## job 959
## alu_top
module alu_top (
    input             clk,
    input      [15:0] a,
    input      [15:0] b,
    input      [2:0]  opcode,
    input             mode,
    output reg [15:0] result,
    output reg        za,
    output reg        zb,
    output reg        eq,
    output reg        gt,
    output reg        lt
);
export LEC_CHECK = 0
export CAP_MARGIN = 20
export CORE_MARGIN = 2
export CORE_UTILIZATION = 69
export CTS_CLUSTER_DIAMETER = 26
export SETUP_SLACK_MARGIN = 4.27
export SLEW_MARGIN = 20
export TNS_END_PERCENT = 5
create_clock -name core_clock -period 28.4 [get_ports {clk}]
run.sh (not shown) runs the stock make flow with config.mk's settings and CLKGATE_MAP_FILE=.
Status: job 959 FAILED at 5_1_grt (tool error)
Setup changes, job 959 to job 5677
Settings: MAX_ROUTING_LAYER newly set to met4; CORE_UTILIZATION changed from 69 to 67; SETUP_SLACK_MARGIN removed (was 4.27); CTS_CLUSTER_DIAMETER changed from 26 to 58; the clock period (ns, I/O delays scaled along) changed from 28.4 to 27.5.
### Flow results
- Job 5677 never completed; the flow aborted with a tool error in 5_1_grt.
- In job 5677 the number of cells in the design after placement turned out 50 higher than in job 959.
- Changes observed in job 5677 relative to job 959: number of instances resized during post-cts repair decreased 36%, die size rose 720 µm², yosys-reported design area after synthesis ~0 delta.
Input-level comparison between job 9674 and job 5677:
Settings: removing CTS_CLUSTER_DIAMETER (formerly 58); removing TNS_END_PERCENT (formerly 5); removing MAX_ROUTING_LAYER (formerly met4); changing CORE_UTILIZATION from 67 to 59; changing the clock period (ns, I/O delays scaled along) from 27.5 to 29.4.
Notes after the runs:
Job 9674: no failed stages, no open violations at the end
Job 9674 ends up with lower cell count after placement than job 5677 does.
Comparing job 9674 and job 5677, core utilization before placement is higher on job 5677.
Between job 9674 and job 5677, the die size is higher for job 9674.
The area of the mapped netlist on job 9674 is in line with that on job 5677.
Modified inputs, job 6874 compared to job 9674
Settings: CORE_UTILIZATION now 66, was 59; TNS_END_PERCENT now 5, previously not set; CTS_CLUSTER_DIAMETER now 151, previously not set; the clock period (ns, I/O delays scaled along) now 28.4, was 29.4.
### Flow results
- Finished, but not clean: job 6874, with negative setup slack.
- Compared with job 9674, in job 6874 total negative slack for setup checks now smaller, chip footprint now smaller.
- Diff job 9674 -> job 6874 | number of cells in the design after placement | decrease of 15
- Against job 9674, filler cell count in the final layout in job 6874 fell by more than a quarter.
- Diff job 6874..job 9674 | number of max-slew violations in the final report | unchanged
- For job 9674, the uppermost layer routed was met5, unlike job 6874, where it was met4.
- Compared with job 9674, job 6874 is hungrier on power.

run A:
Starting RTL as in the previous note.
// alu_top
module alu_top (
    input             clk,
    input      [15:0] a,
    input      [15:0] b,
    input      [2:0]  opcode,
    input             mode,
    output reg [15:0] result,
    output reg        za,
    output reg        zb,
    output reg        eq,
    output reg        gt,
    output reg        lt
);
==> flow/config.mk <==
export PLATFORM = sky130hd
export DESIGN_NAME = alu_top
export DESIGN_NICKNAME = alu_top
export VERILOG_FILES = /design/flow/design.v
export SDC_FILE = /design/flow/constraint.sdc
export NUM_CORES = 4
export LEC_CHECK = 0
export ABC_AREA = 0
export CAP_MARGIN = 0
export CELL_PAD_IN_SITES_DETAIL_PLACEMENT = 2
export CELL_PAD_IN_SITES_GLOBAL_PLACEMENT = 3
export CORE_ASPECT_RATIO = 0.87
export CORE_MARGIN = 2
export CORE_UTILIZATION = 24
export GPL_ROUTABILITY_DRIVEN = 0
export HOLD_SLACK_MARGIN = 0.23
export MAX_ROUTING_LAYER = met4
export MIN_ROUTING_LAYER = met2
export PLACE_DENSITY_LB_ADDON = 0.05
export SLEW_MARGIN = 30
export TNS_END_PERCENT = 20
==> flow/constraint.sdc <==
create_clock -name core_clock -period 24.1 [get_ports {clk}]
set_input_delay 4.8200 -clock core_clock [delete_from_list [all_inputs] [get_ports {clk}]]
set_output_delay 4.8200 -clock core_clock [all_outputs]
set_load 0.01 [all_outputs]
From the logs: run A reached the end of the flow and failed the layout checks with negative setup slack.
The inputs of run B differ from those of run A as listed below.
==> flow/config.mk <==
export PLATFORM = sky130hd
export DESIGN_NAME = alu_top
export DESIGN_NICKNAME = alu_top
export VERILOG_FILES = /design/flow/design.v
export SDC_FILE = /design/flow/constraint.sdc
export NUM_CORES = 4
export LEC_CHECK = 0
export CAP_MARGIN = 20
export CORE_MARGIN = 2
export CORE_UTILIZATION = 67
export CTS_CLUSTER_DIAMETER = 55
export MAX_ROUTING_LAYER = met4
export SLEW_MARGIN = 20
export TNS_END_PERCENT = 5
==> flow/constraint.sdc <==
create_clock -name core_clock -period 27.5 [get_ports {clk}]
set_input_delay 5.5000 -clock core_clock [delete_from_list [all_inputs] [get_ports {clk}]]
set_output_delay 5.5000 -clock core_clock [all_outputs]
set_load 0.01 [all_outputs]
## What came out
The placed wire-length estimate of run B falls short of that of run A by 38%.
Cmp run B and run A / placeable core region / lower: run B
Number of cell instances after yosys synthesis came out exactly the same in run B and run A.
Diff run A -> run B | number of gates resized after CTS | down by more than half
The remaining runs in run B and run A completed every stage, whereas run B halted early.
The flow ended early for run B: it failed with a tool error in global routing.
Higher die size was reported by run A, not run B.
Compared run B against run A; tally of unique sky130hd cells used after synthesis within noise.
Edits applied to the flow inputs when going from run B to run C:
diff --git a/flow/config.mk b/flow/config.mk
--- a/flow/config.mk
+++ b/flow/config.mk
@@ -9,6 +9,4 @@
 export CORE_MARGIN = 2
-export CORE_UTILIZATION = 67
-export CTS_CLUSTER_DIAMETER = 55
-export MAX_ROUTING_LAYER = met4
+export CORE_UTILIZATION = 72
+export SETUP_SLACK_MARGIN = 1.78
 export SLEW_MARGIN = 20
-export TNS_END_PERCENT = 5
==> flow/constraint.sdc <==
create_clock -name core_clock -period 5.97 [get_ports {clk}]
set_input_delay 1.1940 -clock core_clock [delete_from_list [all_inputs] [get_ports {clk}]]
set_output_delay 1.1940 -clock core_clock [all_outputs]
set_load 0.01 [all_outputs]
Results
FAIL for each of run B and run C. Run C: DPL-0033 in detailed placement -> run aborted. Diff run C..run B | number of library cell types mapped by synthesis | unchanged. Diff run B..run C | fraction of registers with async set or reset after synthesis | unchanged. Diff run B..run C | mapped cell area | unchanged. | global placement routability congestion | run C vs run B | about 9% higher |. Looking only at chip height, and setting everything else aside, the higher value of run B and run C goes to run B. Measured against run B, the die size of run C comes out at 0.932 times the reference value. Run C against run B: die boundary width dropped 3.4%; core box area now smaller.
Input-level comparison between run D and run C:
diff --git a/flow/config.mk b/flow/config.mk
--- a/flow/config.mk
+++ b/flow/config.mk
@@ -7,2 +7,3 @@
 export LEC_CHECK = 0
+export ABC_AREA = 1
 export CAP_MARGIN = 20
@@ -10,3 +11,5 @@
 export CORE_UTILIZATION = 72
-export SETUP_SLACK_MARGIN = 1.78
+export CTS_CLUSTER_DIAMETER = 133
+export CTS_CLUSTER_SIZE = 51
+export PLACE_DENSITY_LB_ADDON = 0.06
 export SLEW_MARGIN = 20
==> flow/constraint.sdc <==
create_clock -name core_clock -period 10.9 [get_ports {clk}]
set_input_delay 2.1800 -clock core_clock [delete_from_list [all_inputs] [get_ports {clk}]]
set_output_delay 2.1800 -clock core_clock [all_outputs]
set_load 0.01 [all_outputs]
==> comparison <==
Run C: it failed with a tool error in detailed placement, so there are no final results. Run D terminated abnormally: clock tree synthesis reported DPL-0038. Run D vs run C — gate count of the mapped netlist rose about 6%. Post-synthesis compound-gate area fraction, run C and run D: lower on run D. Run D vs run C — number of placement rows dropped 1. Delta (run D minus run C): summed standard-cell area reported by yosys fell by 3.6%, share of synthesized area occupied by flip-flops and latches rose by 0.26 points. Against run C, weighted congestion at the end of routability-driven global placement in run D fell by more than 10%. Run C → run D: number of standard cells reported by yosys moved up, mean instance size in the synthesized netlist moved down.

The RTL this note starts from:
==> flow/design.v <==
module alu_top (
    input             clk,
    input      [15:0] a,
    input      [15:0] b,
    input      [2:0]  opcode,
    input             mode,
    output reg [15:0] result,
    output reg        za,
    output reg        zb,
    output reg        eq,
    output reg        gt,
    output reg        lt
);
    reg [15:0] a_q, b_q;
    reg [2:0]  opcode_q;
    reg        mode_q;
    wire [15:0] alu_out;
    wire        za_w, zb_w, eq_w, gt_w, lt_w;
    ALU u_alu (.a(a_q), .b(b_q), .opcode(opcode_q), .mode(mode_q),
               .outALU(alu_out), .za(za_w), .zb(zb_w), .eq(eq_w), .gt(gt_w), .lt(lt_w));
    always @(posedge clk) begin
        a_q      <= a;
        b_q      <= b;
        opcode_q <= opcode;
        mode_q   <= mode;
        result   <= alu_out;
        za       <= za_w;
        zb       <= zb_w;
        eq       <= eq_w;
        gt       <= gt_w;
        lt       <= lt_w;
    end
endmodule

module arith(a,b,opcode,outau);
input [15:0] a;
input [15:0] b;
input [2:0] opcode;
output [15:0] outau;
reg [15:0] outau;
always@(*)
begin
	case(opcode)
	3'b000: outau = a+b;
	3'b001: outau = a * b;
	3'b010: if (a > b) begin
		outau = a - b;
		end
		else begin
		outau = b - a;
		end
	3'b011: if (a > b) begin
		outau = (b == 16'h0000) ? 16'h0000 : a / b;
		end
		else begin
		outau = (a == 16'h0000) ? 16'h0000 : b / a;
		end
	default outau = 16'h0000;
	endcase
end
endmodule
module logic_unit(a,b,opcode,outlu,za,zb,eq,gt,lt);
input [15:0] a;
input [15:0] b;
input [2:0] opcode;
output [15:0] outlu;
output za, zb,eq,gt,lt;
reg [15:0] outlu;
reg za,zb,eq,gt,lt;
always@(*)
begin
	case(opcode)
	3'b000: outlu = (a & b);
	3'b001: outlu = (a | b);
	3'b010: outlu = (~(a | b));
	3'b011: outlu = (~(a & b));
	3'b100: outlu = (~ a);
	3'b101: outlu = (~ b);
	3'b110: outlu = (a ^ b);
	3'b111: outlu = (~(a ^ b));
	endcase
end
always@(*)
begin
	if( a == b) begin
	eq = 1;
	end
	else begin
	eq = 0;
	end
	if ( a > b) begin
	gt = 1;
	end
	else begin
	gt = 0;
	end
	if ( a < b) begin
	lt = 1;
	end
	else begin
	lt = 0;
	end
	if( a == 16'h0000) begin
	za = 1;
	end
	else begin
	za = 0;
	end
	if (b == 16'h0000) begin
	zb = 1;
	end
	else begin
	zb = 0;
	end
end
endmodule
module ALU( a, b, opcode, mode, outALU, za, zb, eq, gt, lt);
input [15:0] a;
input [15:0] b;
input [2:0] opcode;
input mode;
output [15:0] outALU;
output za, zb, eq, gt, lt;
reg [15:0] outALU;
reg za, zb, eq, gt, lt;
wire [15:0] outau;
wire [15:0] outlu;
wire tza, tzb, teq, tgt, tlt;
arith a1 (.a(a), .b(b), .opcode(opcode), .outau(outau));
logic_unit l1 (.a(a), .b(b), .opcode(opcode), .outlu(outlu), .za(tza), .zb(tzb), .eq(teq), .gt(tgt), .lt(tlt));
always@(*)
begin
	if(mode == 0) begin
	outALU = outau;
	end
	else if (mode == 1) begin
	outALU = outlu;
	end
	else begin
	outALU = 16'h0000;
	end
	za = tza;
	zb = tzb;
	eq = teq;
	gt = tgt;
	lt = tlt;
end
endmodule
clock: 45.0 ns
lec_check: 0
abc_area: 1
cap_margin: 15
cell_pad_in_sites_detail_placement: 2
cell_pad_in_sites_global_placement: 3
core_margin: 2
core_utilization: 40
gpl_timing_driven: 0
hold_slack_margin: -0.02
slew_margin: 25
tns_end_percent: 95
The starting point finished clean.
Rerun with:
Settings changed: CAP_MARGIN 15 to 20, CELL_PAD_IN_SITES_DETAIL_PLACEMENT 2 to not set, CELL_PAD_IN_SITES_GLOBAL_PLACEMENT 3 to not set, CORE_UTILIZATION 40 to 66, CTS_CLUSTER_DIAMETER set to 190, CTS_CLUSTER_SIZE set to 98, GPL_ROUTABILITY_DRIVEN set to 0, GPL_TIMING_DRIVEN 0 to not set, HOLD_SLACK_MARGIN -0.02 to not set, PLACE_DENSITY_LB_ADDON set to 0.29, SLEW_MARGIN 25 to 20, TNS_END_PERCENT 95 to 5.
After rerunning: Via count falls by a few percent; utilization climbs by 27 points; setup slack gains 1800 ps; final cell count shrinks by a little under a tenth; global-route usage is higher by 3.4 points.
Rerun with:
Settings changed: CORE_ASPECT_RATIO set to 1.94, CORE_UTILIZATION 66 to 40, CTS_CLUSTER_DIAMETER 190 to 281, GPL_ROUTABILITY_DRIVEN 0 to not set, PLACE_DENSITY set to 0.66, PLACE_DENSITY_LB_ADDON 0.29 to not set, TNS_END_PERCENT 5 to 15.
=> The new run produced a clean layout; routed wire length rises by 20%; hold slack is better by 7.2 ps; combinational power rises by 5.1%.
Rerun with:
Settings changed: CORE_ASPECT_RATIO 1.94 to 0.5, CORE_UTILIZATION 40 to 59, PLACE_DENSITY 0.66 to 0.35.
Effect: The changed run completed without violations. Synthesized cell count is unchanged. Die size came out lower by a quarter to a third. Non-clock buffer count came out higher by 1. First-iteration DRC count came out higher by well over a third. Utilization came out higher by 20 points.
Power and IR drop assume default switching activity.
